run A:
==> flow/design.v (excerpt) <==
module breakout(
    input logic clk,
    input logic right,
    input logic left,
    input logic reset,
    output logic [2:0] red,
    output logic [2:0] green,
    output logic [2:0] blue,
    output logic hsync,
    output logic vsync
    );
Settings: LEC_CHECK=0, ABC_AREA=1, CAP_MARGIN=0, CELL_PAD_IN_SITES_DETAIL_PLACEMENT=0, CELL_PAD_IN_SITES_GLOBAL_PLACEMENT=2, CORE_ASPECT_RATIO=0.89, CORE_MARGIN=10, CORE_UTILIZATION=46, CTS_CLUSTER_DIAMETER=52, GPL_ROUTABILITY_DRIVEN=0, HOLD_SLACK_MARGIN=0.11, MIN_ROUTING_LAYER=met1, PLACE_DENSITY_LB_ADDON=0.07, SETUP_SLACK_MARGIN=1.56, SLEW_MARGIN=5, TNS_END_PERCENT=35; clock period 9.0 ns.
run.sh (not shown) runs the stock make flow with config.mk's settings and CLKGATE_MAP_FILE=.
### run A -> run B
# run A
export LEC_CHECK = 0
export ABC_AREA = 1
export CAP_MARGIN = 0
export CELL_PAD_IN_SITES_DETAIL_PLACEMENT = 0
export CELL_PAD_IN_SITES_GLOBAL_PLACEMENT = 2
export CORE_ASPECT_RATIO = 0.89
export CORE_MARGIN = 10
export CORE_UTILIZATION = 46
export CTS_CLUSTER_DIAMETER = 52
export GPL_ROUTABILITY_DRIVEN = 0
export HOLD_SLACK_MARGIN = 0.11
export MIN_ROUTING_LAYER = met1
export PLACE_DENSITY_LB_ADDON = 0.07
export SETUP_SLACK_MARGIN = 1.56
export SLEW_MARGIN = 5
export TNS_END_PERCENT = 35
create_clock -name core_clock -period 9.0 [get_ports {clk}]
# run B
export LEC_CHECK = 0
export ABC_AREA = 1
export CAP_MARGIN = 20
export CORE_MARGIN = 2
export CORE_UTILIZATION = 61
export CTS_CLUSTER_DIAMETER = 70
export MIN_ROUTING_LAYER = met1
export PLACE_DENSITY_LB_ADDON = 0.07
export SLEW_MARGIN = 20
export TNS_END_PERCENT = 35
create_clock -name core_clock -period 4.8 [get_ports {clk}]
Findings:
Run B completed every stage of the flow, and the final layout passed the timing, DRC and antenna checks.
Run A: flow completed, timing, DRC and antenna clean
Going from run A to run B, the count of clock-buffer cells in the layout was found to have gone down by 1.
Comparing run B and run A, the higher global routing met1 resource utilization was measured on run B.
Setup slack | run B below run A
For the sequential cell area share, run B came in 0.47 points lower than run A did.
The standard cells in run B occupy more silicon area than those in run A do.
Total power consumption of the routed design (run B over run A): increase, 1.6 mW
Run A -> run B: highest ir drop seen on vdd increased by more than 100%
Part of the cycle the worst path needs: run B and run A compared, lower one is run A
The maximum number of pins on one net before global-route repair of run B is higher than that of run A.
For run C, these inputs were changed with respect to run B:
# run B
export LEC_CHECK = 0
export ABC_AREA = 1
export CAP_MARGIN = 20
export CORE_MARGIN = 2
export CORE_UTILIZATION = 61
export CTS_CLUSTER_DIAMETER = 70
export MIN_ROUTING_LAYER = met1
export PLACE_DENSITY_LB_ADDON = 0.07
export SLEW_MARGIN = 20
export TNS_END_PERCENT = 35
create_clock -name core_clock -period 4.8 [get_ports {clk}]
# run C
export LEC_CHECK = 0
export CAP_MARGIN = 20
export CORE_MARGIN = 2
export CORE_UTILIZATION = 40
export SLEW_MARGIN = 20
create_clock -name core_clock -period 8.0 [get_ports {clk}]
==> results <==
Run B: no failed stages, no open violations at the end. Run C: full flow OK, the timing, DRC and antenna checks passed. Comparing run B and run C, net count of the finished layout is lower on run C. Diff run B -> run C | AND-OR/OR-AND share of the synthesized area | increase of 11 points. Compared with run B, placement density in the core of run C is lower. Run C vs run B, area after synthesis went down by 10%. Diff run B -> run C: share of the synthesized netlist area taken by xor and xnor gates moved up; met1 track demand over resource in global routing moved down; overall routed net length moved down; cell count moved down. Diff run B -> run C: cell area after layout went down 1300 um2, setup slack grew by 1.27 ns, power fell 1.3 mW.
The following lists how run D was set up differently from run C:
# run C
export LEC_CHECK = 0
export CAP_MARGIN = 20
export CORE_MARGIN = 2
export CORE_UTILIZATION = 40
export SLEW_MARGIN = 20
create_clock -name core_clock -period 8.0 [get_ports {clk}]
# run D
export LEC_CHECK = 0
export CAP_MARGIN = 20
export CORE_MARGIN = 2
export CORE_UTILIZATION = 40
export SETUP_SLACK_MARGIN = -0.14
export SLEW_MARGIN = 20
create_clock -name core_clock -period 6.49 [get_ports {clk}]
==> comparison <==
Starting DRC count in detailed routing, run D and run C: lower on run C. The non-clock buffer area fraction after layout was comparable across run D and run C. The run with more setup slack is run C; run D has less. [run D] non-clock buffer count rose 1 relative to run C. Leakage power across run D and run C: no real change. Flip-flop count: run C vs run D identical. Run C and run D ended up with roughly the same cell area. Delta (run D minus run C): largest stage delay on the critical path now sits lower; wire length on met1 saw little to no change.


== exp/fjord ==
Starting RTL as in the previous note.
clock: 6.77 ns
lec_check: 0
abc_area: 1
cap_margin: 0
cell_pad_in_sites_detail_placement: 0
core_aspect_ratio: 0.89
core_margin: 2
core_utilization: 46
cts_cluster_diameter: 52
gpl_routability_driven: 0
hold_slack_margin: 0.11
min_routing_layer: met1
place_density_lb_addon: 0.07
setup_slack_margin: 1.56
slew_margin: 5
tns_end_percent: 35
exp/fjord finished every stage and its layout cleared the timing, DRC and antenna checks.
Input changes introduced in exp/nickel (baseline for comparison: exp/fjord):
- changing CORE_UTILIZATION from 46 to 72
- changing CTS_CLUSTER_DIAMETER from 52 to 350
- changing SLEW_MARGIN from 5 to 20
- removing HOLD_SLACK_MARGIN (formerly 0.11)
- changing TNS_END_PERCENT from 35 to 100
- removing CELL_PAD_IN_SITES_DETAIL_PLACEMENT (formerly 0)
- changing SETUP_SLACK_MARGIN from 1.56 to -0.26
- removing CORE_ASPECT_RATIO (formerly 0.89)
- changing the clock period (ns, I/O delays scaled along) from 6.77 to 3.6
Findings:
- The final report for exp/nickel shows a completed flow and a layout that fails verification, specifically negative setup slack.
- Per the final summary, exp/fjord finished and its layout is clean on timing, DRC and antenna.
- For exp/nickel, the timing startpoint of the critical path was game_inst.a[3], unlike exp/fjord, where it was signal_generator_inst.hc[5].
- met1 as the layer with the highest usage was reported by exp/fjord, and met2 by exp/nickel.
- Required time at the worst-slack endpoint sits lower in exp/nickel than in exp/fjord.
- Going from exp/fjord to exp/nickel, final cycle utilization of the critical path has increased, synthesis-to-layout area growth rose 7.3 points, worst slew margin relative to its limit -15 points.
- exp/fjord → exp/nickel: fraction of area in clock buffers and inverters lower, hold slack roughly the same, fraction of standard cell area that is sequential lower.
The inputs of exp/tundra differ from those of exp/nickel as listed below.
- a deleted SETUP_SLACK_MARGIN that had been -0.26
- a change of TNS_END_PERCENT from 100 to 90
- a change of CTS_CLUSTER_DIAMETER from 350 to 344
- a change of the clock period (ns, I/O delays scaled along) from 3.6 to 3.94
[summary]
- Completing all stages was not enough for exp/tundra: its layout failed the final checks because of negative setup slack.
- Diff exp/nickel -> exp/tundra | data required time at the worst endpoint | increase of 270 ps
- Setup slack after layout is lower on exp/nickel
- Compared with exp/nickel, exp/tundra improves finished layout cell area.
--- input diff exp/tundra..exp/onyx ---
- CAP_MARGIN: 0 -> 20
- CORE_UTILIZATION: 72 -> 71
- the clock period (ns, I/O delays scaled along): 3.94 -> 3.63
## What came out
- Comparing fill cell instance count of the final layout for exp/tundra and exp/onyx, the bigger number came from exp/tundra.
- Final checks on exp/tundra, whose flow otherwise completed, came back failing, citing negative setup slack.
- Every stage of exp/onyx finished as expected; the final checks, on the other hand, flagged negative setup slack, which means the layout fails.
- exp/onyx: via count of the first global-routing pass is 808 higher than what exp/tundra reported.
- Die area ends up lower on exp/tundra.
- Compared with exp/tundra, exp/onyx shows number of cells on the critical path lower by 1.
- Looking only at cell leakage power, and setting everything else aside, the higher value of exp/tundra and exp/onyx goes to exp/onyx.
- Looking only at met1 wire length, and setting everything else aside, the lower value of exp/tundra and exp/onyx goes to exp/tundra.
- Power in combinational cells grows by more than 10% when moving from exp/tundra to exp/onyx.
- Area growth from synthesis to layout (lower): exp/tundra
- exp/onyx: setup slack lower than exp/tundra
Power figures rest on the tool's default switching activity, not on a simulated workload.
